--- design/flow/constraint.sdc ---
create_clock -name core_clock -period 15.8 [get_ports {PCLK}]
set_input_delay 3.1600 -clock core_clock [delete_from_list [all_inputs] [get_ports {PCLK}]]
set_output_delay 3.1600 -clock core_clock [all_outputs]
set_load 0.01 [all_outputs]
--- design/flow/design.v ---
module hbridgecontroller(
input PCLK, 				 
input PRESERN, 				 
input PSEL, 				 
input PENABLE, 				 
output wire PREADY, 		 
output wire PSLVERR,		 
input PWRITE,				 
input [31:0] PADDR,			 
input wire [31:0] PWDATA,	 
output reg [31:0] PRDATA,	 
output reg motor1_pwm,
output reg motor2_pwm,
output reg [1:0] motor1_ctrl,
output reg [1:0] motor2_ctrl
); 
assign PSLVERR = 0;
assign PREADY = 1;
wire write_enable = (PENABLE && PWRITE && PSEL);
wire read_enable = (!PWRITE && PSEL); 
wire M1CTRL_WRITE = write_enable && (PADDR[15:0] == 16'h0000);
wire M1CTRL_READ = read_enable && (PADDR[15:0] == 16'h0000);
wire M2CTRL_WRITE = write_enable && (PADDR[15:0] == 16'h0004);
wire M2CTRL_READ = read_enable && (PADDR[15:0] == 16'h0004);
wire M1SPEED_WRITE = write_enable && (PADDR[15:0] == 16'h0008);
wire M1SPEED_READ = read_enable && (PADDR[15:0] == 16'h0008);
wire M2SPEED_WRITE = write_enable && (PADDR[15:0] == 16'h000c);
wire M2SPEED_READ = read_enable && (PADDR[15:0] == 16'h000c);
reg [31:0] counter;
parameter PWM_PERIOD = 200000;   
reg [31:0] M1_duty, M2_duty;
reg [31:0] M1_duty_v, M2_duty_v;
always @(posedge PCLK)
begin
    if (!PRESERN) counter = 0;
    else if (counter >= PWM_PERIOD) counter = 0;
    else counter = counter + 1;
    if (counter < M1_duty && M1_duty > (PWM_PERIOD >> 4)) motor1_pwm <= 1;
    else motor1_pwm <= 0;
    if (counter < M2_duty && M2_duty > (PWM_PERIOD >> 4)) motor2_pwm <= 1;
    else motor2_pwm <= 0;
end
always @(posedge PCLK)
begin
    M1_duty_v = M1_duty;
    M2_duty_v = M2_duty;
	if(!PRESERN)
	begin
        M1_duty_v = 0;
        M2_duty_v = 0;
        motor1_ctrl = 2'b10;
        motor2_ctrl = 2'b10;
    end
    if (M1CTRL_WRITE)
    begin
        if (PWDATA != 0) motor1_ctrl = 2'b01;
        else motor1_ctrl = 2'b10;
    end
    else if (M1CTRL_READ)
    begin
        if (motor1_ctrl == 2'b10) PRDATA = 1;
        else PRDATA = 0;
    end
    if (M2CTRL_WRITE)
    begin
        if (PWDATA != 0) motor2_ctrl = 2'b01;
        else motor2_ctrl = 2'b10;
    end
    else if (M2CTRL_READ)
    begin
        if (motor2_ctrl == 2'b10) PRDATA = 1;
        else PRDATA = 0;
    end
    else if (M1SPEED_WRITE) 
    begin
        M1_duty_v = (PWM_PERIOD * PWDATA[15:0]) >> 8;
        if (M1_duty_v > PWM_PERIOD) M1_duty_v = PWM_PERIOD;
    end
    else if (M1SPEED_READ) PRDATA = ( M1_duty_v / PWM_PERIOD );
    else if (M2SPEED_WRITE) 
    begin
        M2_duty_v = (PWM_PERIOD * PWDATA[15:0]) >> 8;
        if (M2_duty_v > PWM_PERIOD) M2_duty_v = PWM_PERIOD;
    end
    else if (M2SPEED_READ) PRDATA = ( M2_duty_v / PWM_PERIOD );
    M1_duty <= M1_duty_v;
    M2_duty <= M2_duty_v;
end
endmodule
--- design/flow/run.sh ---
#!/bin/bash
# the make line also repeats each setting of config.mk as NAME=value (left out here)
make -C /OpenROAD-flow-scripts/flow DESIGN_CONFIG=/design/flow/config.mk WORK_HOME=/design/flow/orfs CLKGATE_MAP_FILE= finish
--- design/flow/config.mk ---
export PLATFORM = sky130hd
export DESIGN_NAME = hbridgecontroller
export DESIGN_NICKNAME = hbridgecontroller
export VERILOG_FILES = /design/flow/design.v
export SDC_FILE = /design/flow/constraint.sdc
export NUM_CORES = 4
export LEC_CHECK = 0
export CAP_MARGIN = 20
export CORE_MARGIN = 2
export CORE_UTILIZATION = 65
export CTS_CLUSTER_SIZE = 63
export SLEW_MARGIN = 20
==> flow_metrics.env, run 1 <==
# implementation run metrics
export IMPL_mux_share_pct=3.15
export IMPL_yosysUniqueCellTypes=132
export IMPL_synth_area_per_cell_sq_um=7.65
export IMPL_dpl_hpwl_um=49100
export IMPL_ys_warnings_count=1
export IMPL_simple_gate_area_share_pct=24.2
export IMPL_ys_area_sq_um=17400
export IMPL_ys_seq_share_pct=15.5
export IMPL_die_w_um=167
export IMPL_cts_htree_levels=4
export IMPL_coreArea_sq_um=26100
export IMPL_ys_seq_elements=134
export IMPL_fp_util_pct=66.4
export IMPL_synthAdderAreaFrac_pct=17.4
export IMPL_cts_buffer_depth=2
export IMPL_dieArea_sq_um=28000
export IMPL_gp_congestion=0.991
export IMPL_ys_flop_type="dfxtp_1"
export IMPL_fp_row_count=59
export IMPL_die_y_um=167
export IMPL_ys_top_cells_by_area="dfxtp_1, ha_1, fa_1"
export IMPL_synthMostInstantiatedCell="inv_1"
export IMPL_stop_error="[ERROR GRT-0232] Routing congestion too high. Check the congestion heatmap in the GUI."
export IMPL_synth_edff_count=0
export IMPL_ys_top_logic_family="AND-OR/OR-AND gates"
export IMPL_top_area_cell="dfxtp_1"
export IMPL_io_pins=109
export IMPL_cts_root_buf="clkbuf_16"
export IMPL_lastStage="5_1_grt"
export IMPL_yosys_cells=2271
export IMPL_postSynthCellCount=2271
export IMPL_overflow=3150
export IMPL_syn_area_sq_um=17400
export IMPL_ys_sh_xor_pct=5.97
export IMPL_cts_hold_buf=0
export IMPL_ys_async_sr_fraction_pct=0
export IMPL_clock_sinks=134
export IMPL_numCtsBuffers=17
export IMPL_yosysTopAreaCellShare_pct=15.5
export IMPL_numPortBuffers=90
export IMPL_top_cells_by_count="inv_1, nand2_1, nor2_1"
export IMPL_track_usage_pct=105
export IMPL_ys_sh_aoi_pct=27.5
export IMPL_status="aborted with a tool error"
-- timing repair --
action	4_1_cts
setup buffers	39
gates resized	148
pin swaps	55
cloned	0
setup endpoints to repair	2
-- per-stage QoR --
stage	cell area, sq um	cells	total power [uW]	setup TNS [ns]	worst slack, ns
global placement	22600	3186	849	-1.56	-0.917
detailed placement	22600	3186	899	-2.97	-1.53
CTS	24200	3257	1360	0	0.00428
floorplan	17700	2313	734	-0.0644	-0.0644
-- metal layers --
layer  overflow  global-route usage [%]
met2       2520                     144
met3         42                    77.7
met4        532                     115
met5         10                    44.9
met1         46                    89.9
==> inputs of run 2 (changes only) <==
ABC_AREA = 1   (was unset)
CORE_ASPECT_RATIO = 1.57   (was unset)
CORE_UTILIZATION = 70   (was 65)
CTS_CLUSTER_DIAMETER = 52   (was unset)
CTS_CLUSTER_SIZE = 76   (was 63)
GPL_ROUTABILITY_DRIVEN = 0   (was unset)
SETUP_SLACK_MARGIN = 0.76   (was unset)
clock period = 15.9 ns   (was 15.8 ns; I/O delays follow)
==> run 2 against run 1 <==
Against the previous run: the flow again stops in 5_1_grt; synthesized cell count grew 8.8%; die size shrank 6.3%; synthesized area grew 0.59%.
==> flow_metrics.env, run 2 <==
# implementation run metrics
export IMPL_cts_root_buf="clkbuf_16"
export IMPL_die_y_um=202
export IMPL_dpl_hpwl_um=35900
export IMPL_top_cells_by_count="nand2_1, inv_1, nand3_1"
export IMPL_fp_util_pct=71.0
export IMPL_ys_top_logic_family="simple AND/OR/NAND/NOR gates"
export IMPL_clock_sinks=134
export IMPL_cts_buffer_depth=2
export IMPL_dieArea_sq_um=26300
export IMPL_cts_hold_buf=0
export IMPL_synth_area_per_cell_sq_um=7.07
export IMPL_coreArea_sq_um=24600
export IMPL_top_area_cell="dfxtp_1"
export IMPL_status="aborted with a tool error"
export IMPL_ys_area_sq_um=17500
export IMPL_numCtsBuffers=17
export IMPL_io_pins=109
export IMPL_simple_gate_area_share_pct=40.9
export IMPL_synthAdderAreaFrac_pct=16.9
export IMPL_synth_edff_count=0
export IMPL_dpl_instance_area_sq_um=18900
export IMPL_place_inst=2943
export IMPL_ys_top_cells_by_area="dfxtp_1, ha_1, nand2_1"
export IMPL_ys_warnings_count=1
export IMPL_cts_htree_levels=4
export IMPL_die_w_um=130
export IMPL_yosysTopAreaCellShare_pct=15.4
export IMPL_numPortBuffers=90
export IMPL_ys_flop_type="dfxtp_1"
export IMPL_synthMostInstantiatedCell="nand2_1"
export IMPL_lastStage="5_1_grt"
export IMPL_ys_async_sr_fraction_pct=0
export IMPL_ys_seq_elements=134
export IMPL_ys_sh_aoi_pct=10.0
export IMPL_yosys_cells=2471
export IMPL_postSynthCellCount=2471
export IMPL_syn_area_sq_um=17500
export IMPL_fp_row_count=72
export IMPL_ys_seq_share_pct=15.4
export IMPL_ys_sh_xor_pct=3.95
export IMPL_yosysUniqueCellTypes=82
export IMPL_mux_share_pct=0.193
run 2: what timing repair did:
action / CTS
setup endpoints to repair: 2
pin swaps: 61
buffers inserted: 71
gates cloned: 12
resized: 93
run 2: through the flow:
step           worst slack [ns]  hold WS, ns
2_1_floorplan              1.49        0.447
3_3_place_gp             -0.182        0.431
3_5_place_dp             -0.507        0.434
4_1_cts                   0.644        0.445
==> inputs of run 3 (changes only) <==
ABC_AREA = unset   (was 1)
CORE_ASPECT_RATIO = unset   (was 1.57)
CORE_UTILIZATION = 65   (was 70)
CTS_CLUSTER_DIAMETER = unset   (was 52)
CTS_CLUSTER_SIZE = unset   (was 76)
GPL_ROUTABILITY_DRIVEN = unset   (was 0)
SETUP_SLACK_MARGIN = unset   (was 0.76)
TNS_END_PERCENT = 5   (was unset)
clock period = 14.1 ns   (was 15.9 ns; I/O delays follow)
==> run 3 against run 2 <==
Against the previous run: the run again fails in 5_1_grt; die size rose by 6.8%; synthesized cell count fell by 8.1%; synthesized area fell by 0.59%.
==> flow_metrics.env, run 3 <==
# implementation run metrics
export IMPL_clock_sinks=134
export IMPL_cts_htree_levels=4
export IMPL_cts_root_buf="clkbuf_16"
export IMPL_post_place_ws_ns=-2.65
export IMPL_synthMostInstantiatedCell="inv_1"
export IMPL_gp_congestion=1.02
export IMPL_mux_share_pct=3.15
export IMPL_overflow=14
export IMPL_dieArea_sq_um=28000
export IMPL_syn_area_sq_um=17400
export IMPL_ys_async_sr_fraction_pct=0
export IMPL_synthAdderAreaFrac_pct=17.4
export IMPL_numCtsBuffers=17
export IMPL_ys_area_sq_um=17400
export IMPL_status="aborted with a tool error"
export IMPL_fp_row_count=59
export IMPL_synth_edff_count=0
export IMPL_ys_seq_share_pct=15.5
export IMPL_yosysUniqueCellTypes=132
export IMPL_yosysTopAreaCellShare_pct=15.5
export IMPL_ys_flop_type="dfxtp_1"
export IMPL_io_pins=109
export IMPL_top_cells_by_count="inv_1, nand2_1, nor2_1"
export IMPL_die_y_um=167
export IMPL_die_w_um=167
export IMPL_simple_gate_area_share_pct=24.2
export IMPL_dpl_instance_area_sq_um=22800
export IMPL_top_area_cell="dfxtp_1"
export IMPL_lastStage="5_1_grt"
export IMPL_ys_top_cells_by_area="dfxtp_1, ha_1, fa_1"
export IMPL_numPortBuffers=90
export IMPL_postSynthCellCount=2271
export IMPL_ys_sh_xor_pct=5.97
export IMPL_synth_area_per_cell_sq_um=7.65
export IMPL_ys_seq_elements=134
export IMPL_ys_top_logic_family="AND-OR/OR-AND gates"
export IMPL_fp_util_pct=66.4
export IMPL_cts_buffer_depth=2
export IMPL_ys_warnings_count=1
export IMPL_ys_sh_aoi_pct=27.5
export IMPL_track_usage_pct=73.6
export IMPL_coreArea_sq_um=26100
export IMPL_stop_error="[ERROR GRT-0116] Global routing finished with congestion. Check the congestion regions in the DRC Viewer."
export IMPL_dpl_hpwl_um=48400
export IMPL_yosys_cells=2271
run 3: per-layer routing:
layer,track usage [%],GRT overflow
met4,75.3,7
met1,73.0,0
met2,94.4,7
met5,19.3,0
met3,53.7,0
run 3: metrics by stage:
stage               power (uW)  TNS [ns]  instances
floorplan                  823     -2.82       2313
global placement           951     -4.83       3207
detailed placement         999     -6.92       3207
CTS                       1500     -2.33       3313
run 3: repair_timing:
item                       in CTS
setup endpoints to repair       4
resized                       262
pin swaps                     108
hold buffers                    0
buffers inserted               76
==> inputs of run 4 (changes only) <==
CORE_UTILIZATION = 72   (was 65)
CTS_CLUSTER_SIZE = 41   (was unset)
SETUP_SLACK_MARGIN = 1.92   (was unset)
TNS_END_PERCENT = unset   (was 5)
clock period = 18.5 ns   (was 14.1 ns; I/O delays follow)
==> run 4 against run 3 <==
Against the previous run: the run again fails in 5_1_grt; die size down 9.5%; synthesized cell count did not move; synthesized area stayed put.
==> flow_metrics.env, run 4 <==
# implementation run metrics
export IMPL_clock_sinks=134
export IMPL_synth_edff_count=0
export IMPL_syn_area_sq_um=17400
export IMPL_synthMostInstantiatedCell="inv_1"
export IMPL_top_area_cell="dfxtp_1"
export IMPL_synth_area_per_cell_sq_um=7.65
export IMPL_yosysTopAreaCellShare_pct=15.5
export IMPL_dieArea_sq_um=25400
export IMPL_ys_sh_xor_pct=5.97
export IMPL_fp_util_pct=73.8
export IMPL_ys_sh_aoi_pct=27.5
export IMPL_coreArea_sq_um=23500
export IMPL_die_w_um=159
export IMPL_ys_top_cells_by_area="dfxtp_1, ha_1, fa_1"
export IMPL_stop_error="[ERROR GRT-0232] Routing congestion too high. Check the congestion heatmap in the GUI."
export IMPL_die_y_um=159
export IMPL_mux_share_pct=3.15
export IMPL_postSynthCellCount=2271
export IMPL_yosysUniqueCellTypes=132
export IMPL_cts_buffer_depth=2
export IMPL_status="aborted with a tool error"
export IMPL_ys_flop_type="dfxtp_1"
export IMPL_track_usage_pct=80.1
export IMPL_cts_htree_levels=4
export IMPL_post_place_ws_ns=0.0187
export IMPL_overflow=307
export IMPL_fp_row_count=56
export IMPL_ys_async_sr_fraction_pct=0
export IMPL_top_cells_by_count="inv_1, nand2_1, nor2_1"
export IMPL_synthAdderAreaFrac_pct=17.4
export IMPL_cts_root_buf="clkbuf_16"
export IMPL_numPortBuffers=90
export IMPL_ys_area_sq_um=17400
export IMPL_numCtsBuffers=17
export IMPL_gp_congestion=0.975
export IMPL_yosys_cells=2271
export IMPL_ys_seq_elements=134
export IMPL_lastStage="5_1_grt"
export IMPL_simple_gate_area_share_pct=24.2
export IMPL_cts_hold_buf=0
export IMPL_ys_warnings_count=1
export IMPL_dpl_hpwl_um=40000
export IMPL_io_pins=109
export IMPL_ys_top_logic_family="AND-OR/OR-AND gates"
export IMPL_ys_seq_share_pct=15.5
-- run 4: layer usage --
layer	GRT usage (%)	GRT overflow
met2	98.1	159
met1	77.5	6
met4	85.7	132
met5	27.7	0
met3	64.1	10
-- run 4: timing repair --
action                     in CTS
gates resized                 198
setup endpoints to repair       3
pin swaps                      83
setup buffers                  82
cloned                          2
-- run 4: through the flow --
| step | util (%) | instance area [sq um] | total power [uW] | std cells | hold WS, ns |
|---|---|---|---|---|---|
| 2_1_floorplan | - | 17500 | 627 | 2313 | 0.453 |
| 3_3_place_gp | 81.1 | 19100 | 721 | 2725 | 0.426 |
| 3_5_place_dp | 81.1 | 19100 | 745 | 2725 | 0.444 |
| 4_1_cts | 90.8 | 21400 | 1090 | 2841 | 0.468 |
==> inputs of run 5 (changes only) <==
ABC_AREA = 1   (was unset)
CELL_PAD_IN_SITES_DETAIL_PLACEMENT = 1   (was unset)
CELL_PAD_IN_SITES_GLOBAL_PLACEMENT = 2   (was unset)
CORE_ASPECT_RATIO = 0.68   (was unset)
CORE_UTILIZATION = 71   (was 72)
CTS_CLUSTER_DIAMETER = 126   (was unset)
CTS_CLUSTER_SIZE = unset   (was 41)
GPL_ROUTABILITY_DRIVEN = 0   (was unset)
MIN_ROUTING_LAYER = met1   (was unset)
PLACE_DENSITY_LB_ADDON = 0.01   (was unset)
SETUP_SLACK_MARGIN = unset   (was 1.92)
SLEW_MARGIN = 30   (was 20)
TNS_END_PERCENT = 50   (was unset)
clock period = 27.9 ns   (was 18.5 ns; I/O delays follow)
==> run 5 against run 4 <==
Against the previous run: the flow stops in 3_1_place_gp_skip_io; synthesized cell count grew 8.8%; synthesized area is 0.59% higher; die size is 2.1% higher.
==> flow_metrics.env, run 5 <==
# implementation run metrics
export IMPL_ys_top_logic_family="simple AND/OR/NAND/NOR gates"
export IMPL_ys_sh_xor_pct=3.95
export IMPL_synthMostInstantiatedCell="nand2_1"
export IMPL_synth_area_per_cell_sq_um=7.07
export IMPL_fp_row_count=47
export IMPL_yosysUniqueCellTypes=82
export IMPL_simple_gate_area_share_pct=40.9
export IMPL_top_cells_by_count="nand2_1, inv_1, nand3_1"
export IMPL_ys_top_cells_by_area="dfxtp_1, ha_1, nand2_1"
export IMPL_yosys_cells=2471
export IMPL_ys_warnings_count=1
export IMPL_postSynthCellCount=2471
export IMPL_coreArea_sq_um=24200
export IMPL_ys_flop_type="dfxtp_1"
export IMPL_ys_sh_aoi_pct=10.0
export IMPL_mux_share_pct=0.193
export IMPL_status="aborted with a tool error"
export IMPL_dieArea_sq_um=25900
export IMPL_syn_area_sq_um=17500
export IMPL_die_w_um=194
export IMPL_ys_area_sq_um=17500
export IMPL_die_y_um=133
export IMPL_yosysTopAreaCellShare_pct=15.4
export IMPL_ys_seq_elements=134
export IMPL_synthAdderAreaFrac_pct=16.9
export IMPL_top_area_cell="dfxtp_1"
export IMPL_synth_edff_count=0
export IMPL_fp_util_pct=72.1
export IMPL_stop_error="[ERROR FLW-0024] Place density exceeds 1.0 (current PLACE_DENSITY_LB_ADDON =  0.01). Please check if the value of  PLACE_DENSITY_LB_ADDON is between 0 and 0.99."
export IMPL_ys_seq_share_pct=15.4
export IMPL_ys_async_sr_fraction_pct=0
export IMPL_lastStage="3_1_place_gp_skip_io"
==> inputs of run 6 (changes only) <==
ABC_AREA = unset   (was 1)
CAP_MARGIN = 15   (was 20)
CELL_PAD_IN_SITES_DETAIL_PLACEMENT = 2   (was 1)
CORE_ASPECT_RATIO = 0.61   (was 0.68)
CORE_MARGIN = 5   (was 2)
CORE_UTILIZATION = 72   (was 71)
CTS_CLUSTER_DIAMETER = 279   (was 126)
GPL_ROUTABILITY_DRIVEN = unset   (was 0)
MAX_ROUTING_LAYER = met4   (was unset)
MIN_ROUTING_LAYER = unset   (was met1)
PLACE_DENSITY_LB_ADDON = 0.02   (was 0.01)
SETUP_SLACK_MARGIN = 5.0   (was unset)
SLEW_MARGIN = 20   (was 30)
TNS_END_PERCENT = unset   (was 50)
clock period = 31.3 ns   (was 27.9 ns; I/O delays follow)
==> run 6 against run 5 <==
Against the previous run: the flow again stops in 3_1_place_gp_skip_io; die size is 5.9% higher; synthesized cell count is 8.1% lower; synthesized area is 0.59% lower.
==> flow_metrics.env, run 6 <==
# implementation run metrics
export IMPL_ys_warnings_count=1
export IMPL_syn_area_sq_um=17400
export IMPL_dieArea_sq_um=27400
export IMPL_fp_util_pct=73.0
export IMPL_ys_seq_share_pct=15.5
export IMPL_fp_row_count=44
export IMPL_ys_top_cells_by_area="dfxtp_1, ha_1, fa_1"
export IMPL_synth_edff_count=0
export IMPL_top_cells_by_count="inv_1, nand2_1, nor2_1"
export IMPL_top_area_cell="dfxtp_1"
export IMPL_die_w_um=209
export IMPL_postSynthCellCount=2271
export IMPL_mux_share_pct=3.15
export IMPL_synth_area_per_cell_sq_um=7.65
export IMPL_synthAdderAreaFrac_pct=17.4
export IMPL_ys_area_sq_um=17400
export IMPL_coreArea_sq_um=23800
export IMPL_ys_seq_elements=134
export IMPL_simple_gate_area_share_pct=24.2
export IMPL_ys_top_logic_family="AND-OR/OR-AND gates"
export IMPL_ys_flop_type="dfxtp_1"
export IMPL_ys_async_sr_fraction_pct=0
export IMPL_lastStage="3_1_place_gp_skip_io"
export IMPL_stop_error="[ERROR FLW-0024] Place density exceeds 1.0 (current PLACE_DENSITY_LB_ADDON =  0.02). Please check if the value of  PLACE_DENSITY_LB_ADDON is between 0 and 0.99."
export IMPL_yosys_cells=2271
export IMPL_die_y_um=131
export IMPL_yosysTopAreaCellShare_pct=15.5
export IMPL_ys_sh_xor_pct=5.97
export IMPL_synthMostInstantiatedCell="inv_1"
export IMPL_ys_sh_aoi_pct=27.5
export IMPL_yosysUniqueCellTypes=132
export IMPL_status="aborted with a tool error"
==> inputs of run 7 (changes only) <==
ABC_AREA = 0   (was unset)
CAP_MARGIN = 20   (was 15)
CELL_PAD_IN_SITES_DETAIL_PLACEMENT = 1   (was 2)
CELL_PAD_IN_SITES_GLOBAL_PLACEMENT = unset   (was 2)
CORE_ASPECT_RATIO = 1.34   (was 0.61)
CORE_MARGIN = 2   (was 5)
CORE_UTILIZATION = 68   (was 72)
CTS_CLUSTER_DIAMETER = unset   (was 279)
GPL_ROUTABILITY_DRIVEN = 0   (was unset)
MAX_ROUTING_LAYER = unset   (was met4)
PLACE_DENSITY_LB_ADDON = 0.08   (was 0.02)
SETUP_SLACK_MARGIN = unset   (was 5.0)
TNS_END_PERCENT = 40   (was unset)
clock period = 42.0 ns   (was 31.3 ns; I/O delays follow)
==> run 7 against run 6 <==
Against the previous run: the run fails in 3_5_place_dp; die size shrank 2.1%; synthesized cell count is the same; synthesized area is the same.
==> flow_metrics.env, run 7 <==
# implementation run metrics
export IMPL_yosys_cells=2271
export IMPL_synthAdderAreaFrac_pct=17.4
export IMPL_ys_sh_aoi_pct=27.5
export IMPL_top_cells_by_count="inv_1, nand2_1, nor2_1"
export IMPL_ys_top_logic_family="AND-OR/OR-AND gates"
export IMPL_synthMostInstantiatedCell="inv_1"
export IMPL_ys_top_cells_by_area="dfxtp_1, ha_1, fa_1"
export IMPL_die_y_um=189
export IMPL_ys_flop_type="dfxtp_1"
export IMPL_ys_seq_elements=134
export IMPL_die_w_um=142
export IMPL_lastStage="3_5_place_dp"
export IMPL_top_area_cell="dfxtp_1"
export IMPL_simple_gate_area_share_pct=24.2
export IMPL_stop_error="[ERROR DPL-0033] detailed placement checks failed during check placement."
export IMPL_numPortBuffers=90
export IMPL_yosysTopAreaCellShare_pct=15.5
export IMPL_ys_area_sq_um=17400
export IMPL_yosysUniqueCellTypes=132
export IMPL_syn_area_sq_um=17400
export IMPL_ys_async_sr_fraction_pct=0
export IMPL_status="aborted with a tool error"
export IMPL_mux_share_pct=3.15
export IMPL_synth_edff_count=0
export IMPL_synth_area_per_cell_sq_um=7.65
export IMPL_fp_util_pct=69.3
export IMPL_coreArea_sq_um=25100
export IMPL_dieArea_sq_um=26800
export IMPL_ys_seq_share_pct=15.5
export IMPL_io_pins=109
export IMPL_fp_row_count=67
export IMPL_ys_sh_xor_pct=5.97
export IMPL_ys_warnings_count=1
export IMPL_postSynthCellCount=2271
run 7: stage by stage:
stage          cells  setup slack [ns]
3_3_place_gp    2643             16.17
2_1_floorplan   2313             20.51
==> inputs of run 8 (changes only) <==
ABC_AREA = unset   (was 0)
CELL_PAD_IN_SITES_GLOBAL_PLACEMENT = 1   (was unset)
CORE_ASPECT_RATIO = unset   (was 1.34)
CORE_UTILIZATION = 40   (was 68)
GPL_ROUTABILITY_DRIVEN = unset   (was 0)
HOLD_SLACK_MARGIN = 0.23   (was unset)
PLACE_DENSITY = 0.53   (was unset)
PLACE_DENSITY_LB_ADDON = unset   (was 0.08)
TNS_END_PERCENT = unset   (was 40)
clock period = 30.0 ns   (was 42.0 ns; I/O delays follow)
==> run 8 against run 7 <==
Against the previous run: now clean on timing, DRC and antenna; synthesized area did not move; die size grew 68%; synthesized cell count stayed put.
==> flow_metrics.env, run 8 <==
# physical design summary
export IMPL_status="finished clean"
export IMPL_crit_slowest_cell="clkdlybuf4s50_1"
export IMPL_grt_pass1_wl_um=93300
export IMPL_finalMaxSlewViolations=0
export IMPL_synth_area_per_cell_sq_um=7.65
export IMPL_post_drt_wl_per_cell_um=19.4
export IMPL_holdPathStages=2
export IMPL_setup_tns_final_ns=0
export IMPL_hp_class="flop to flop"
export IMPL_required_ns=30.34
export IMPL_reg2reg_from="M1_duty[29]"
export IMPL_overflow=0
export IMPL_critPathMaxFanout=35
export IMPL_yosysUniqueCellTypes=132
export IMPL_power_sequential_uw=179
export IMPL_ys_seq_elements=134
export IMPL_die_y_um=212
export IMPL_endpoint="PRDATA[0]"
export IMPL_drc=0
export IMPL_postRouteAntennaNets=0
export IMPL_clk_power_uw=221
export IMPL_grt_met3_usage_pct=2.88
export IMPL_antenna_cells=0
export IMPL_ys_top_cells_by_area="dfxtp_1, ha_1, fa_1"
export IMPL_cts_hold_buf=0
export IMPL_gp_congestion=0.871
export IMPL_p_leak_uw=0.00761
export IMPL_ys_area_sq_um=17400
export IMPL_r2r_slack_ns=11.98
export IMPL_cp_depth=50
export IMPL_cts_htree_levels=4
export IMPL_io_pins=109
export IMPL_timing_rr_end="PRDATA[0]"
export IMPL_drt_iter0_markers=811
export IMPL_crit_buf_inv=3
export IMPL_numCtsBuffers=17
export IMPL_top_area_cell="dfxtp_1"
export IMPL_power_group_top="combinational logic"
export IMPL_synthAdderAreaFrac_pct=17.4
export IMPL_dr_pass1_iters=4
export IMPL_drv_cap=0
export IMPL_p_switching_uw=268
export IMPL_cts_buffer_depth=2
export IMPL_cts_root_buf="clkbuf_16"
export IMPL_num_nets_final=2632
export IMPL_slowest_delay_ns=0.81
export IMPL_postSynthCellCount=2271
export IMPL_finalHoldViolCount=0
export IMPL_clock_sinks=134
export IMPL_tightest_slew_ns=0.988
export IMPL_ys_sh_aoi_pct=27.5
export IMPL_antenna_found_initial=1
export IMPL_ys_warnings_count=1
export IMPL_cts_tree="built"
export IMPL_post_place_ws_ns=5.66
export IMPL_synthMostInstantiatedCell="inv_1"
export IMPL_fin_ws_ns=5.81
export IMPL_synth_edff_count=0
export IMPL_peakVddDrop_mv=0.0512
export IMPL_yosysTopAreaCellShare_pct=15.5
export IMPL_ys_flop_type="dfxtp_1"
export IMPL_fin_crit_sh_pct=80.6
export IMPL_crit_arrival_ns=24.54
export IMPL_clock_power_share_pct=32.3
export IMPL_cts_clk_slew_worst_paths_ns=0.08
export IMPL_p_int_uw=418
export IMPL_fin_skew_ns=0.0194
export IMPL_ys_seq_share_pct=15.5
export IMPL_grt_busiest_layer="met2"
export IMPL_grt_use_met1_pct=36.7
export IMPL_clk_latency_ns=0.46
export IMPL_fp_row_count=76
export IMPL_grt_pass1_vias=17305
export IMPL_dieArea_sq_um=45100
export IMPL_layout_min_cycle_time_ns=24.19
export IMPL_simple_gate_area_share_pct=24.2
export IMPL_ys_top_logic_family="AND-OR/OR-AND gates"
export IMPL_critPathTopFamily="AND-OR/OR-AND gates"
export IMPL_pg_comb_uw=285
export IMPL_yosys_cells=2271
export IMPL_grt_max_degree=57
export IMPL_ys_sh_xor_pct=5.97
export IMPL_syn_area_sq_um=17400
export IMPL_p_per_area_nw_per_um2=35.2
export IMPL_pwr_share_seq_pct=26.1
export IMPL_setup_viol=0
export IMPL_cp_common_cell="xnor2_1"
export IMPL_track_usage_pct=25.8
export IMPL_worst_r2r_cell_count=47
export IMPL_fillers=5335
export IMPL_vias_per_cell=5.87
export IMPL_dpl_hpwl_um=46100
export IMPL_gr_usage_met2_pct=42.4
export IMPL_rsz0062_at_grt="no"
export IMPL_warnings=55
export IMPL_startpoint="PADDR[3]"
export IMPL_relSlewSlack_pct=33.7
export IMPL_cts_resized=0
export IMPL_hold_start="PRDATA[11]"
export IMPL_post_cts_buffers=0
export IMPL_fp_util_pct=40.4
export IMPL_whs_endpoint="PRDATA[11]"
export IMPL_critPathKind="input pin to flop"
export IMPL_coreArea_sq_um=43000
export IMPL_top_cells_by_count="inv_1, nand2_1, nor2_1"
export IMPL_max_freq_mhz=41.3
export IMPL_combPwrFrac_pct=41.6
export IMPL_vias=17325
export IMPL_totalWireLength_um=57300
export IMPL_numPortBuffers=90
export IMPL_swShare_pct=39.1
export IMPL_cp_start_kind="input pin"
export IMPL_ys_async_sr_fraction_pct=0
export IMPL_syn_to_final_growth_pct=12.2
export IMPL_endpoint_kind="flop"
export IMPL_mux_share_pct=3.15
export IMPL_die_w_um=212
[run 8: cell type report]
| type | count | area [sq um] | area share [%] |
|---|---|---|---|
| Tap cell | 585 | 732 | 3.76 |
| Clock buffer | 17 | 425 | 2.18 |
| Multi-Input combinational cell | 1908 | 13800 | 70.6 |
| Inverter | 188 | 706 | 3.62 |
| Sequential cell | 134 | 2680 | 13.8 |
| Clock inverter | 14 | 166 | 0.854 |
| Timing Repair Buffer | 105 | 1010 | 5.19 |
[run 8: through the flow]
step / std cells / instance area [sq um] / hold slack (ns) / utilization [%] / total power (uW)
2_1_floorplan: 2313 / 17500 / 0.453 / - / 387
3_3_place_gp: 2920 / 18900 / 0.434 / 43.9 / 458
3_5_place_dp: 2920 / 18900 / 0.443 / 43.9 / 464
4_1_cts: 2951 / 19500 / 0.459 / 45.3 / 692
5_1_grt: 2951 / 19500 / 0.472 / 45.3 / 739
6_report: 2951 / 19500 / 0.455 / 45.3 / 686
[run 8: routing by layer]
metal	routed length, um	part of all wire, %	up-vias
met2	25900	45	247
met5	0	0	-
met3	1630	2.8	37
li1	-	-	8487
met1	29200	51	8554
met4	576	1.0	0
==> inputs of run 9 (changes only) <==
CELL_PAD_IN_SITES_DETAIL_PLACEMENT = unset   (was 1)
CELL_PAD_IN_SITES_GLOBAL_PLACEMENT = unset   (was 1)
CORE_UTILIZATION = 71   (was 40)
HOLD_SLACK_MARGIN = unset   (was 0.23)
PLACE_DENSITY = unset   (was 0.53)
SETUP_SLACK_MARGIN = 4.62   (was unset)
clock period = 20.4 ns   (was 30.0 ns; I/O delays follow)
==> run 9 against run 8 <==
Against the previous run: the flow now stops in 5_1_grt; synthesized area unchanged; synthesized cell count unchanged; die size decreased by 43%.
==> flow_metrics.env, run 9 <==
# implementation run metrics
export IMPL_status="aborted with a tool error"
export IMPL_lastStage="5_1_grt"
export IMPL_stop_error="[ERROR GRT-0232] Routing congestion too high. Check the congestion heatmap in the GUI."
export IMPL_dpl_hpwl_um=41500
export IMPL_yosys_cells=2271
export IMPL_io_pins=109
export IMPL_ys_async_sr_fraction_pct=0
export IMPL_top_cells_by_count="inv_1, nand2_1, nor2_1"
export IMPL_mux_share_pct=3.15
export IMPL_numPortBuffers=90
export IMPL_overflow=3007
export IMPL_synthAdderAreaFrac_pct=17.4
export IMPL_gp_congestion=0.987
export IMPL_ys_flop_type="dfxtp_1"
export IMPL_postSynthCellCount=2271
export IMPL_place_inst=2672
export IMPL_dieArea_sq_um=25700
export IMPL_syn_area_sq_um=17400
export IMPL_cts_buffer_depth=2
export IMPL_yosysUniqueCellTypes=132
export IMPL_die_w_um=160
export IMPL_ys_warnings_count=1
export IMPL_ys_seq_share_pct=15.5
export IMPL_synth_edff_count=0
export IMPL_die_y_um=160
export IMPL_cts_root_buf="clkbuf_16"
export IMPL_ys_top_cells_by_area="dfxtp_1, ha_1, fa_1"
export IMPL_coreArea_sq_um=24200
export IMPL_ys_top_logic_family="AND-OR/OR-AND gates"
export IMPL_ys_sh_xor_pct=5.97
export IMPL_ys_seq_elements=134
export IMPL_top_area_cell="dfxtp_1"
export IMPL_synthMostInstantiatedCell="inv_1"
export IMPL_cts_hold_buf=0
export IMPL_synth_area_per_cell_sq_um=7.65
export IMPL_fp_row_count=57
export IMPL_yosysTopAreaCellShare_pct=15.5
export IMPL_fp_util_pct=71.8
export IMPL_ys_sh_aoi_pct=27.5
export IMPL_simple_gate_area_share_pct=24.2
export IMPL_ys_area_sq_um=17400
export IMPL_clock_sinks=134
export IMPL_post_place_ws_ns=0.513
export IMPL_cts_htree_levels=4
export IMPL_numCtsBuffers=17
export IMPL_track_usage_pct=106
run 9: repair_timing:
action                                  4_1_cts
setup buffers                               165
resized                                     368
gates cloned                                  4
endpoints found under the hold margin         0
pin swaps                                   105
endpoints found under the setup margin        5
run 9: layer usage:
metal	global-route usage [%]	overflow
met3	77.4	49
met4	118	561
met2	145	2352
met5	47.5	6
met1	91.7	39
run 9: stage by stage:
stage	cell area (sq um)	utilization [%]
2_1_floorplan	17800	-
4_1_cts	22300	92.4
3_3_place_gp	18900	78.0
3_5_place_dp	18900	78.0
==> inputs of run 10 (changes only) <==
CORE_UTILIZATION = 65   (was 71)
SETUP_SLACK_MARGIN = -0.94   (was 4.62)
clock period = 15.7 ns   (was 20.4 ns; I/O delays follow)
==> run 10 against run 9 <==
Against the previous run: synthesized cell count unchanged; synthesized area unchanged; now fails the layout checks on negative setup slack; die size up 9.0%.
==> flow_metrics.env, run 10 <==
# physical design summary
export IMPL_cp_depth=59
export IMPL_finalHoldViolCount=0
export IMPL_ys_area_sq_um=17400
export IMPL_yosysTopAreaCellShare_pct=15.5
export IMPL_dpl_instance_area_sq_um=22400
export IMPL_grt_pass1_vias=21357
export IMPL_pg_comb_uw=599
export IMPL_postRouteAntennaNets=0
export IMPL_relSlewSlack_pct=21.8
export IMPL_power_group_top="combinational logic"
export IMPL_grt_max_degree=51
export IMPL_fin_crit_sh_pct=116
export IMPL_totalWireLength_um=74500
export IMPL_syn_area_sq_um=17400
export IMPL_die_w_um=167
export IMPL_p_int_uw=817
export IMPL_rsz0062_at_grt="yes"
export IMPL_vias=22776
export IMPL_overflow=0
export IMPL_post_place_ws_ns=-1.45
export IMPL_crit_buf_inv=12
export IMPL_cts_htree_levels=4
export IMPL_setup_viol=3
export IMPL_fin_skew_ns=0.0173
export IMPL_syn_to_final_growth_pct=36.6
export IMPL_finalMaxSlewViolations=0
export IMPL_grt_use_met1_pct=53.4
export IMPL_slowest_delay_ns=0.78
export IMPL_fp_row_count=59
export IMPL_clk_latency_ns=0.45
export IMPL_p_leak_uw=0.0103
export IMPL_r2r_slack_ns=0.76
export IMPL_cts_root_buf="clkbuf_16"
export IMPL_tightest_slew_ns=1.16
export IMPL_critPathKind="input pin to flop"
export IMPL_synth_area_per_cell_sq_um=7.65
export IMPL_swShare_pct=41.4
export IMPL_num_nets_final=3158
export IMPL_warnings=56
export IMPL_pwr_share_seq_pct=24.6
export IMPL_cp_start_kind="input pin"
export IMPL_ys_async_sr_fraction_pct=0
export IMPL_mux_share_pct=3.15
export IMPL_numPortBuffers=90
export IMPL_ys_top_cells_by_area="dfxtp_1, ha_1, fa_1"
export IMPL_holdPathStages=1
export IMPL_crit_slowest_cell="nor4_4"
export IMPL_hold_start="PRDATA[23]"
export IMPL_dr_pass1_iters=33
export IMPL_top_area_cell="dfxtp_1"
export IMPL_grt_busiest_layer="met2"
export IMPL_gp_congestion=1.04
export IMPL_synth_edff_count=0
export IMPL_gr_usage_met2_pct=75.6
export IMPL_dieArea_sq_um=28000
export IMPL_yosysUniqueCellTypes=132
export IMPL_postSynthCellCount=2271
export IMPL_ys_seq_share_pct=15.5
export IMPL_vias_per_cell=7.05
export IMPL_clock_power_share_pct=32.5
export IMPL_power_sequential_uw=342
export IMPL_cts_tree="built"
export IMPL_crit_arrival_ns=18.62
export IMPL_timing_rr_end="PRDATA[0]"
export IMPL_combPwrFrac_pct=43.0
export IMPL_die_y_um=167
export IMPL_layout_min_cycle_time_ns=18.24
export IMPL_yosys_cells=2271
export IMPL_max_freq_mhz=54.8
export IMPL_ys_sh_xor_pct=5.97
export IMPL_synthAdderAreaFrac_pct=17.4
export IMPL_numCtsBuffers=17
export IMPL_clk_power_uw=452
export IMPL_simple_gate_area_share_pct=24.2
export IMPL_fp_util_pct=66.4
export IMPL_dpl_hpwl_um=48100
export IMPL_cts_clk_slew_worst_paths_ns=0.08
export IMPL_worst_r2r_cell_count=56
export IMPL_cts_hold_buf=0
export IMPL_cts_buffer_depth=2
export IMPL_status="complete, but fails checks"
export IMPL_p_switching_uw=577
export IMPL_top_cells_by_count="inv_1, nand2_1, nor2_1"
export IMPL_ys_flop_type="dfxtp_1"
export IMPL_coreArea_sq_um=26100
export IMPL_final_core_util_pct=90.8
export IMPL_post_drt_wl_per_cell_um=23.1
export IMPL_antenna_found_initial=3
export IMPL_whs_endpoint="PRDATA[23]"
export IMPL_grt_met3_usage_pct=9.67
export IMPL_peakVddDrop_mv=0.156
export IMPL_drt_iter0_markers=3801
export IMPL_required_ns=16.08
export IMPL_critPathMaxFanout=9
export IMPL_grt_pass1_wl_um=104000
export IMPL_reg2reg_from="M1_duty[29]"
export IMPL_ys_sh_aoi_pct=27.5
export IMPL_synthMostInstantiatedCell="inv_1"
export IMPL_fin_ws_ns=-2.54
export IMPL_endpoint="PRDATA[0]"
export IMPL_clock_sinks=134
export IMPL_ys_top_logic_family="AND-OR/OR-AND gates"
export IMPL_critPathTopFamily="AND-OR/OR-AND gates"
export IMPL_p_per_area_nw_per_um2=58.7
export IMPL_cp_common_cell="buf_4"
export IMPL_ys_warnings_count=1
export IMPL_endpoint_kind="flop"
export IMPL_drc=0
export IMPL_hp_class="flop to flop"
export IMPL_setup_tns_final_ns=-5.74
export IMPL_design_area_sq_um=23700
export IMPL_check_faults="negative setup slack"
export IMPL_io_pins=109
export IMPL_drv_cap=0
export IMPL_ys_seq_elements=134
export IMPL_startpoint="PADDR[4]"
export IMPL_track_usage_pct=45.0
==> run 10: repair_timing <==
action / in CTS / in global routing
buffers inserted: 4 / 13
setup endpoints to repair: 1 / 3
pin swaps: 4 / 27
gates resized: 20 / 85
==> run 10: stage by stage <==
stage | power, uW | cells | hold WS [ns]
2_1_floorplan | 739 | 2313 | 0.453
3_3_place_gp | 847 | 3179 | 0.428
3_5_place_dp | 896 | 3179 | 0.440
4_1_cts | 1340 | 3215 | 0.469
5_1_grt | 1440 | 3228 | 0.474
6_report | 1390 | 3229 | 0.468
==> run 10: area by class of cell <==
type / count / area [sq um]
Sequential cell: 134 / 2680
Tap cell: 335 / 419
Inverter: 188 / 706
Antenna cell: 1 / 2.50
Multi-Input combinational cell: 1908 / 14300
Clock inverter: 15 / 204
Timing Repair Buffer: 631 / 4990
Clock buffer: 17 / 425
Fill cell: 1155 / 2410
==> run 10: layer usage <==
layer  wire (um)  share of wire (%)
met5          80               0.11
met4        6750                9.1
met1       25300                 34
met2       32700                 44
met3        9720                 13
==> inputs of run 11 (changes only) <==
CELL_PAD_IN_SITES_GLOBAL_PLACEMENT = 3   (was unset)
CORE_ASPECT_RATIO = 0.92   (was unset)
CORE_MARGIN = 6   (was 2)
CORE_UTILIZATION = 51   (was 65)
CTS_CLUSTER_SIZE = 30   (was unset)
GPL_TIMING_DRIVEN = 1   (was unset)
PLACE_DENSITY_LB_ADDON = 0.14   (was unset)
SETUP_SLACK_MARGIN = unset   (was -0.94)
clock period = 13.7 ns   (was 15.7 ns; I/O delays follow)
==> run 11 against run 10 <==
Against the previous run: the run now fails in 3_1_place_gp_skip_io; die size is 38% higher; synthesized cell count stayed put; synthesized area stayed put.
==> flow_metrics.env, run 11 <==
# implementation run metrics
export IMPL_status="aborted with a tool error"
export IMPL_lastStage="3_1_place_gp_skip_io"
export IMPL_stop_error="[ERROR FLW-0024] Place density exceeds 1.0 (current PLACE_DENSITY_LB_ADDON =  0.14). Please check if the value of  PLACE_DENSITY_LB_ADDON is between 0 and 0.99."
export IMPL_ys_flop_type="dfxtp_1"
export IMPL_die_y_um=189
export IMPL_coreArea_sq_um=33400
export IMPL_ys_sh_aoi_pct=27.5
export IMPL_simple_gate_area_share_pct=24.2
export IMPL_yosysTopAreaCellShare_pct=15.5
export IMPL_synthMostInstantiatedCell="inv_1"
export IMPL_ys_seq_share_pct=15.5
export IMPL_die_w_um=204
export IMPL_ys_async_sr_fraction_pct=0
export IMPL_top_cells_by_count="inv_1, nand2_1, nor2_1"
export IMPL_ys_sh_xor_pct=5.97
export IMPL_synth_edff_count=0
export IMPL_fp_util_pct=52.0
export IMPL_ys_top_cells_by_area="dfxtp_1, ha_1, fa_1"
export IMPL_fp_row_count=64
export IMPL_ys_area_sq_um=17400
export IMPL_yosys_cells=2271
export IMPL_postSynthCellCount=2271
export IMPL_ys_warnings_count=1
export IMPL_dieArea_sq_um=38600
export IMPL_synthAdderAreaFrac_pct=17.4
export IMPL_synth_area_per_cell_sq_um=7.65
export IMPL_ys_seq_elements=134
export IMPL_ys_top_logic_family="AND-OR/OR-AND gates"
export IMPL_mux_share_pct=3.15
export IMPL_yosysUniqueCellTypes=132
export IMPL_top_area_cell="dfxtp_1"
export IMPL_syn_area_sq_um=17400
==> inputs of run 12 (changes only) <==
ABC_AREA = 1   (was unset)
CELL_PAD_IN_SITES_GLOBAL_PLACEMENT = unset   (was 3)
CORE_ASPECT_RATIO = unset   (was 0.92)
CORE_MARGIN = 2   (was 6)
CORE_UTILIZATION = 59   (was 51)
CTS_CLUSTER_DIAMETER = 203   (was unset)
CTS_CLUSTER_SIZE = 100   (was 30)
GPL_TIMING_DRIVEN = unset   (was 1)
PLACE_DENSITY = 0.9   (was unset)
PLACE_DENSITY_LB_ADDON = unset   (was 0.14)
clock period = 30.0 ns   (was 13.7 ns; I/O delays follow)
==> run 12 against run 11 <==
Against the previous run: now clean on timing, DRC and antenna; synthesized area increased by 0.59%; die size decreased by 20%; synthesized cell count increased by 8.8%.
==> flow_metrics.env, run 12 <==
# physical design summary
export IMPL_hp_class="flop to flop"
export IMPL_drt_iter0_markers=1114
export IMPL_slowest_delay_ns=0.51
export IMPL_ys_sh_aoi_pct=10.0
export IMPL_final_core_util_pct=66.4
export IMPL_r2r_slack_ns=15.85
export IMPL_reg2reg_from="M2_duty[30]"
export IMPL_max_freq_mhz=47.9
export IMPL_crit_arrival_ns=21.24
export IMPL_yosysTopAreaCellShare_pct=15.4
export IMPL_die_y_um=176
export IMPL_tightest_slew_ns=1.03
export IMPL_ys_top_logic_family="simple AND/OR/NAND/NOR gates"
export IMPL_post_cts_buffers=0
export IMPL_synthAdderAreaFrac_pct=16.9
export IMPL_totalWireLength_um=41900
export IMPL_synth_area_per_cell_sq_um=7.07
export IMPL_overflow=0
export IMPL_antenna_cells=0
export IMPL_finalMaxSlewViolations=0
export IMPL_numPortBuffers=90
export IMPL_clock_power_share_pct=32.8
export IMPL_endpoint_kind="flop"
export IMPL_crit_buf_inv=6
export IMPL_whs_ns=0.441
export IMPL_top_cells_by_count="nand2_1, inv_1, nand3_1"
export IMPL_drv_cap=0
export IMPL_pwr_share_seq_pct=26.9
export IMPL_vias=16136
export IMPL_drc=0
export IMPL_clock_sinks=134
export IMPL_dieArea_sq_um=31000
export IMPL_ys_top_cells_by_area="dfxtp_1, ha_1, nand2_1"
export IMPL_cp_start_kind="input pin"
export IMPL_mux_share_pct=0.193
export IMPL_relSlewSlack_pct=31.1
export IMPL_cts_htree_levels=4
export IMPL_top_area_cell="dfxtp_1"
export IMPL_synth_edff_count=0
export IMPL_die_w_um=176
export IMPL_syn_area_sq_um=17500
export IMPL_simple_gate_area_share_pct=40.9
export IMPL_cts_root_buf="clkbuf_16"
export IMPL_layout_min_cycle_time_ns=20.86
export IMPL_yosysUniqueCellTypes=82
export IMPL_ys_warnings_count=1
export IMPL_holdPathStages=2
export IMPL_cp_common_cell="nand2_4"
export IMPL_ys_seq_elements=134
export IMPL_cts_buffer_depth=2
export IMPL_combPwrFrac_pct=40.3
export IMPL_startpoint="PADDR[2]"
export IMPL_critPathMaxFanout=46
export IMPL_vias_per_cell=5.43
export IMPL_setup_tns_final_ns=0
export IMPL_critPathTopFamily="simple AND/OR/NAND/NOR gates"
export IMPL_worst_r2r_cell_count=98
export IMPL_post_drt_wl_per_cell_um=14.1
export IMPL_crit_slowest_cell="clkdlybuf4s50_1"
export IMPL_whs_endpoint="PRDATA[17]"
export IMPL_grt_pass1_wl_um=70700
export IMPL_yosys_cells=2471
export IMPL_grt_max_degree=76
export IMPL_track_usage_pct=27.3
export IMPL_fp_util_pct=60.4
export IMPL_required_ns=30.38
export IMPL_warnings=53
export IMPL_syn_to_final_growth_pct=9.96
export IMPL_rsz0062_at_grt="no"
export IMPL_antenna_found_initial=0
export IMPL_fp_row_count=62
export IMPL_endpoint="PRDATA[0]"
export IMPL_gp_congestion=0.928
export IMPL_ys_area_sq_um=17500
export IMPL_ys_seq_share_pct=15.4
export IMPL_power_sequential_uw=179
export IMPL_ys_sh_xor_pct=3.95
export IMPL_place_inst=2941
export IMPL_p_leak_uw=0.0103
export IMPL_hold_start="PRDATA[17]"
export IMPL_num_nets_final=2855
export IMPL_clk_power_uw=218
export IMPL_swShare_pct=38.4
export IMPL_pg_comb_uw=269
export IMPL_p_int_uw=410
export IMPL_critPathKind="input pin to flop"
export IMPL_fin_crit_sh_pct=69.5
export IMPL_coreArea_sq_um=28900
export IMPL_ys_async_sr_fraction_pct=0
export IMPL_final_cells=2974
export IMPL_timing_rr_end="PRDATA[0]"
export IMPL_setup_viol=0
export IMPL_cts_clk_slew_worst_paths_ns=0.07
export IMPL_cp_depth=104
export IMPL_power_group_top="combinational logic"
export IMPL_finalHoldViolCount=0
export IMPL_cts_tree="built"
export IMPL_p_per_area_nw_per_um2=34.7
export IMPL_fin_skew_ns=0.0120
export IMPL_synthMostInstantiatedCell="nand2_1"
export IMPL_numCtsBuffers=17
export IMPL_postRouteAntennaNets=0
export IMPL_peakVddDrop_mv=0.0390
export IMPL_dpl_hpwl_um=33100
export IMPL_status="finished clean"
export IMPL_dr_pass1_iters=6
export IMPL_cts_hold_buf=0
export IMPL_p_switching_uw=256
export IMPL_grt_pass1_vias=15770
export IMPL_clk_latency_ns=0.44
export IMPL_cts_resized=0
export IMPL_ys_flop_type="dfxtp_1"
export IMPL_postSynthCellCount=2471
export IMPL_io_pins=109
[run 12: through the flow]
stage          cell area [sq um]  total power, uW  worst slack (ns)
3_5_place_dp               18600              449              9.01
6_report                   19200              666              9.14
5_1_grt                    19200              715              7.69
4_1_cts                    19200              664              9.33
3_3_place_gp               18600              433              9.59
2_1_floorplan              17600              390             12.77
[run 12: area by class of cell]
type	instances	area (sq um)
Timing Repair Buffer	96	948
Clock inverter	15	176
Inverter	447	1760
Fill cell	2308	9730
Sequential cell	134	2680
Multi-Input combinational cell	1881	12700
Clock buffer	17	425
Tap cell	384	480
[run 12: metal layers]
metal	GRT usage, %	up-vias	part of all wire, %
met1	33.2	7490	42
li1	-	8022	-
met5	0	-	0
met2	49.2	502	50
met4	11.2	0	3.2
met3	2.69	122	4.9
==> inputs of run 13 (changes only) <==
CAP_MARGIN = 0   (was 20)
CORE_UTILIZATION = 70   (was 59)
CTS_CLUSTER_DIAMETER = 353   (was 203)
CTS_CLUSTER_SIZE = 15   (was 100)
HOLD_SLACK_MARGIN = 0.29   (was unset)
PLACE_DENSITY = unset   (was 0.9)
PLACE_DENSITY_LB_ADDON = 0.04   (was unset)
SETUP_SLACK_MARGIN = 2.85   (was unset)
clock period = 11.8 ns   (was 30.0 ns; I/O delays follow)
==> run 13 against run 12 <==
Against the previous run: the run now fails in 4_1_cts; synthesized area unchanged; synthesized cell count unchanged; die size down 15%.
==> flow_metrics.env, run 13 <==
# implementation run metrics
export IMPL_place_inst=3249
export IMPL_top_cells_by_count="nand2_1, inv_1, nand3_1"
export IMPL_ys_async_sr_fraction_pct=0
export IMPL_ys_seq_elements=134
export IMPL_post_place_ws_ns=-2.96
export IMPL_synthAdderAreaFrac_pct=16.9
export IMPL_mux_share_pct=0.193
export IMPL_io_pins=109
export IMPL_ys_sh_xor_pct=3.95
export IMPL_ys_warnings_count=1
export IMPL_synthMostInstantiatedCell="nand2_1"
export IMPL_ys_top_cells_by_area="dfxtp_1, ha_1, nand2_1"
export IMPL_status="aborted with a tool error"
export IMPL_postSynthCellCount=2471
export IMPL_ys_area_sq_um=17500
export IMPL_dpl_hpwl_um=41400
export IMPL_dieArea_sq_um=26200
export IMPL_yosysUniqueCellTypes=82
export IMPL_ys_seq_share_pct=15.4
export IMPL_stop_error="[ERROR DPL-0038] Utilization greater than 100%, impossible to legalize"
export IMPL_yosysTopAreaCellShare_pct=15.4
export IMPL_ys_sh_aoi_pct=10.0
export IMPL_syn_area_sq_um=17500
export IMPL_fp_row_count=57
export IMPL_synth_edff_count=0
export IMPL_die_y_um=162
export IMPL_ys_top_logic_family="simple AND/OR/NAND/NOR gates"
export IMPL_ys_flop_type="dfxtp_1"
export IMPL_fp_util_pct=71.6
export IMPL_synth_area_per_cell_sq_um=7.07
export IMPL_die_w_um=162
export IMPL_coreArea_sq_um=24400
export IMPL_numPortBuffers=90
export IMPL_lastStage="4_1_cts"
export IMPL_simple_gate_area_share_pct=40.9
export IMPL_top_area_cell="dfxtp_1"
export IMPL_gp_congestion=0.930
export IMPL_yosys_cells=2471
## run 13: through the flow
| step | hold slack, ns | cell area (sq um) | power (uW) |
|---|---|---|---|
| floorplan | 0.447 | 17900 | 991 |
| global placement | 0.430 | 21600 | 1140 |
| detailed placement | 0.434 | 21600 | 1200 |
==> inputs of run 14 (changes only) <==
CAP_MARGIN = 20   (was 0)
CELL_PAD_IN_SITES_DETAIL_PLACEMENT = 1   (was unset)
CELL_PAD_IN_SITES_GLOBAL_PLACEMENT = 2   (was unset)
CORE_UTILIZATION = 59   (was 70)
CTS_CLUSTER_DIAMETER = 126   (was 353)
CTS_CLUSTER_SIZE = unset   (was 15)
GPL_ROUTABILITY_DRIVEN = 0   (was unset)
HOLD_SLACK_MARGIN = unset   (was 0.29)
MIN_ROUTING_LAYER = met2   (was unset)
PLACE_DENSITY = 0.72   (was unset)
PLACE_DENSITY_LB_ADDON = unset   (was 0.04)
SETUP_SLACK_MARGIN = unset   (was 2.85)
TNS_END_PERCENT = 50   (was unset)
clock period = 27.9 ns   (was 11.8 ns; I/O delays follow)
==> run 14 against run 13 <==
Against the previous run: the flow stops in 3_1_place_gp_skip_io; die size grew 18%; synthesized area did not move; synthesized cell count did not move.
==> flow_metrics.env, run 14 <==
# implementation run metrics
export IMPL_yosysTopAreaCellShare_pct=15.4
export IMPL_ys_sh_aoi_pct=10.0
export IMPL_synth_edff_count=0
export IMPL_status="aborted with a tool error"
export IMPL_fp_row_count=62
export IMPL_ys_seq_elements=134
export IMPL_yosysUniqueCellTypes=82
export IMPL_stop_error="[ERROR GPL-0301] Utilization 116.611 % exceeds 100%."
export IMPL_ys_warnings_count=1
export IMPL_ys_top_logic_family="simple AND/OR/NAND/NOR gates"
export IMPL_ys_area_sq_um=17500
export IMPL_die_y_um=176
export IMPL_dieArea_sq_um=31000
export IMPL_ys_top_cells_by_area="dfxtp_1, ha_1, nand2_1"
export IMPL_top_area_cell="dfxtp_1"
export IMPL_simple_gate_area_share_pct=40.9
export IMPL_lastStage="3_1_place_gp_skip_io"
export IMPL_synthAdderAreaFrac_pct=16.9
export IMPL_ys_async_sr_fraction_pct=0
export IMPL_synthMostInstantiatedCell="nand2_1"
export IMPL_fp_util_pct=60.4
export IMPL_syn_area_sq_um=17500
export IMPL_top_cells_by_count="nand2_1, inv_1, nand3_1"
export IMPL_yosys_cells=2471
export IMPL_ys_seq_share_pct=15.4
export IMPL_postSynthCellCount=2471
export IMPL_coreArea_sq_um=28900
export IMPL_mux_share_pct=0.193
export IMPL_die_w_um=176
export IMPL_synth_area_per_cell_sq_um=7.07
export IMPL_ys_flop_type="dfxtp_1"
export IMPL_ys_sh_xor_pct=3.95
==> inputs of run 15 (changes only) <==
CELL_PAD_IN_SITES_DETAIL_PLACEMENT = unset   (was 1)
CELL_PAD_IN_SITES_GLOBAL_PLACEMENT = unset   (was 2)
CORE_ASPECT_RATIO = 0.5   (was unset)
CORE_UTILIZATION = 72   (was 59)
CTS_CLUSTER_DIAMETER = 374   (was 126)
CTS_CLUSTER_SIZE = 99   (was unset)
GPL_ROUTABILITY_DRIVEN = unset   (was 0)
MIN_ROUTING_LAYER = unset   (was met2)
PLACE_DENSITY = 0.41   (was 0.72)
TNS_END_PERCENT = unset   (was 50)
clock period = 5.81 ns   (was 27.9 ns; I/O delays follow)
==> run 15 against run 14 <==
Against the previous run: the flow stops in 4_1_cts; synthesized area unchanged; synthesized cell count unchanged; die size decreased by 17%.
==> flow_metrics.env, run 15 <==
# implementation run metrics
export IMPL_stop_error="[ERROR DPL-0038] Utilization greater than 100%, impossible to legalize"
export IMPL_synthMostInstantiatedCell="nand2_1"
export IMPL_simple_gate_area_share_pct=40.9
export IMPL_lastStage="4_1_cts"
export IMPL_ys_async_sr_fraction_pct=0
export IMPL_ys_area_sq_um=17500
export IMPL_fp_util_pct=73.0
export IMPL_io_pins=109
export IMPL_synthAdderAreaFrac_pct=16.9
export IMPL_ys_warnings_count=1
export IMPL_ys_sh_xor_pct=3.95
export IMPL_dieArea_sq_um=25600
export IMPL_place_inst=3382
export IMPL_ys_top_cells_by_area="dfxtp_1, ha_1, nand2_1"
export IMPL_die_y_um=114
export IMPL_ys_seq_elements=134
export IMPL_ys_top_logic_family="simple AND/OR/NAND/NOR gates"
export IMPL_yosysTopAreaCellShare_pct=15.4
export IMPL_ys_flop_type="dfxtp_1"
export IMPL_top_cells_by_count="nand2_1, inv_1, nand3_1"
export IMPL_synth_edff_count=0
export IMPL_die_w_um=224
export IMPL_fp_row_count=40
export IMPL_coreArea_sq_um=23900
export IMPL_ys_seq_share_pct=15.4
export IMPL_dpl_hpwl_um=52100
export IMPL_numPortBuffers=90
export IMPL_synth_area_per_cell_sq_um=7.07
export IMPL_syn_area_sq_um=17500
export IMPL_yosys_cells=2471
export IMPL_top_area_cell="dfxtp_1"
export IMPL_gp_congestion=0.923
export IMPL_mux_share_pct=0.193
export IMPL_status="aborted with a tool error"
export IMPL_dpl_instance_area_sq_um=22800
export IMPL_postSynthCellCount=2471
export IMPL_yosysUniqueCellTypes=82
export IMPL_ys_sh_aoi_pct=10.0
run 15: stage by stage:
stage / hold WS, ns / setup slack, ns / TNS [ns]
after detailed placement: 0.439 / -8.25 / -107.19
after global placement: 0.431 / -7.05 / -78.32
after floorplan: 0.447 / -6.45 / -41.90
==> inputs of run 16 (changes only) <==
CORE_ASPECT_RATIO = unset   (was 0.5)
CTS_CLUSTER_DIAMETER = 353   (was 374)
CTS_CLUSTER_SIZE = 15   (was 99)
GPL_ROUTABILITY_DRIVEN = 0   (was unset)
PLACE_DENSITY = unset   (was 0.41)
PLACE_DENSITY_LB_ADDON = 0.04   (was unset)
SETUP_SLACK_MARGIN = 3.4   (was unset)
clock period = 12.0 ns   (was 5.81 ns; I/O delays follow)
==> run 16 against run 15 <==
Against the previous run: the flow again stops in 4_1_cts; synthesized area stayed put; die size is 0.29% lower; synthesized cell count stayed put.
==> flow_metrics.env, run 16 <==
# implementation run metrics
export IMPL_fp_row_count=56
export IMPL_ys_top_logic_family="simple AND/OR/NAND/NOR gates"
export IMPL_coreArea_sq_um=23600
export IMPL_die_w_um=160
export IMPL_synthMostInstantiatedCell="nand2_1"
export IMPL_ys_sh_xor_pct=3.95
export IMPL_yosys_cells=2471
export IMPL_mux_share_pct=0.193
export IMPL_ys_top_cells_by_area="dfxtp_1, ha_1, nand2_1"
export IMPL_ys_seq_elements=134
export IMPL_postSynthCellCount=2471
export IMPL_top_cells_by_count="nand2_1, inv_1, nand3_1"
export IMPL_ys_seq_share_pct=15.4
export IMPL_yosysTopAreaCellShare_pct=15.4
export IMPL_synth_edff_count=0
export IMPL_lastStage="4_1_cts"
export IMPL_fp_util_pct=74.0
export IMPL_numPortBuffers=90
export IMPL_stop_error="[ERROR DPL-0038] Utilization greater than 100%, impossible to legalize"
export IMPL_place_inst=3240
export IMPL_yosysUniqueCellTypes=82
export IMPL_ys_area_sq_um=17500
export IMPL_synthAdderAreaFrac_pct=16.9
export IMPL_die_y_um=160
export IMPL_top_area_cell="dfxtp_1"
export IMPL_status="aborted with a tool error"
export IMPL_ys_sh_aoi_pct=10.0
export IMPL_dpl_instance_area_sq_um=21600
export IMPL_ys_flop_type="dfxtp_1"
export IMPL_dpl_hpwl_um=45500
export IMPL_simple_gate_area_share_pct=40.9
export IMPL_ys_warnings_count=1
export IMPL_dieArea_sq_um=25500
export IMPL_io_pins=109
export IMPL_synth_area_per_cell_sq_um=7.07
export IMPL_ys_async_sr_fraction_pct=0
export IMPL_syn_area_sq_um=17500
-- run 16: per-stage QoR --
step                      hold slack, ns  total power (uW)  setup TNS, ns  utilization, %  setup slack [ns]
after global placement             0.430              1120          -6.38            91.3             -2.21
after detailed placement           0.441              1220         -11.20            91.3             -3.21
after floorplan                    0.447               974          -3.44               -             -1.50
==> inputs of run 17 (changes only) <==
CTS_CLUSTER_DIAMETER = 374   (was 353)
CTS_CLUSTER_SIZE = 99   (was 15)
GPL_ROUTABILITY_DRIVEN = unset   (was 0)
PLACE_DENSITY_LB_ADDON = 0.0   (was 0.04)
SETUP_SLACK_MARGIN = unset   (was 3.4)
TNS_END_PERCENT = 5   (was unset)
clock period = 5.42 ns   (was 12.0 ns; I/O delays follow)
==> run 17 against run 16 <==
Against the previous run: the run again fails in 4_1_cts; synthesized cell count is the same; synthesized area unchanged; die size is the same.
==> flow_metrics.env, run 17 <==
# implementation run metrics
export IMPL_yosysTopAreaCellShare_pct=15.4
export IMPL_ys_top_logic_family="simple AND/OR/NAND/NOR gates"
export IMPL_io_pins=109
export IMPL_ys_async_sr_fraction_pct=0
export IMPL_lastStage="4_1_cts"
export IMPL_yosys_cells=2471
export IMPL_syn_area_sq_um=17500
export IMPL_fp_row_count=56
export IMPL_dieArea_sq_um=25500
export IMPL_ys_flop_type="dfxtp_1"
export IMPL_synth_area_per_cell_sq_um=7.07
export IMPL_synthAdderAreaFrac_pct=16.9
export IMPL_synthMostInstantiatedCell="nand2_1"
export IMPL_top_cells_by_count="nand2_1, inv_1, nand3_1"
export IMPL_postSynthCellCount=2471
export IMPL_ys_seq_share_pct=15.4
export IMPL_synth_edff_count=0
export IMPL_die_y_um=160
export IMPL_simple_gate_area_share_pct=40.9
export IMPL_top_area_cell="dfxtp_1"
export IMPL_fp_util_pct=74.0
export IMPL_dpl_hpwl_um=56800
export IMPL_mux_share_pct=0.193
export IMPL_place_inst=3398
export IMPL_ys_sh_aoi_pct=10.0
export IMPL_die_w_um=160
export IMPL_ys_top_cells_by_area="dfxtp_1, ha_1, nand2_1"
export IMPL_post_place_ws_ns=-8.83
export IMPL_stop_error="[ERROR DPL-0038] Utilization greater than 100%, impossible to legalize"
export IMPL_yosysUniqueCellTypes=82
export IMPL_numPortBuffers=90
export IMPL_gp_congestion=0.942
export IMPL_ys_seq_elements=134
export IMPL_status="aborted with a tool error"
export IMPL_ys_area_sq_um=17500
export IMPL_ys_sh_xor_pct=3.95
export IMPL_ys_warnings_count=1
export IMPL_coreArea_sq_um=23600
## run 17: per-stage QoR
step | power (uW) | hold WS (ns) | area (sq um)
after detailed placement | 3530 | 0.439 | 22700
after floorplan | 2160 | 0.447 | 17800
after global placement | 3230 | 0.430 | 22700
Power is estimated from default activity; no workload was simulated.
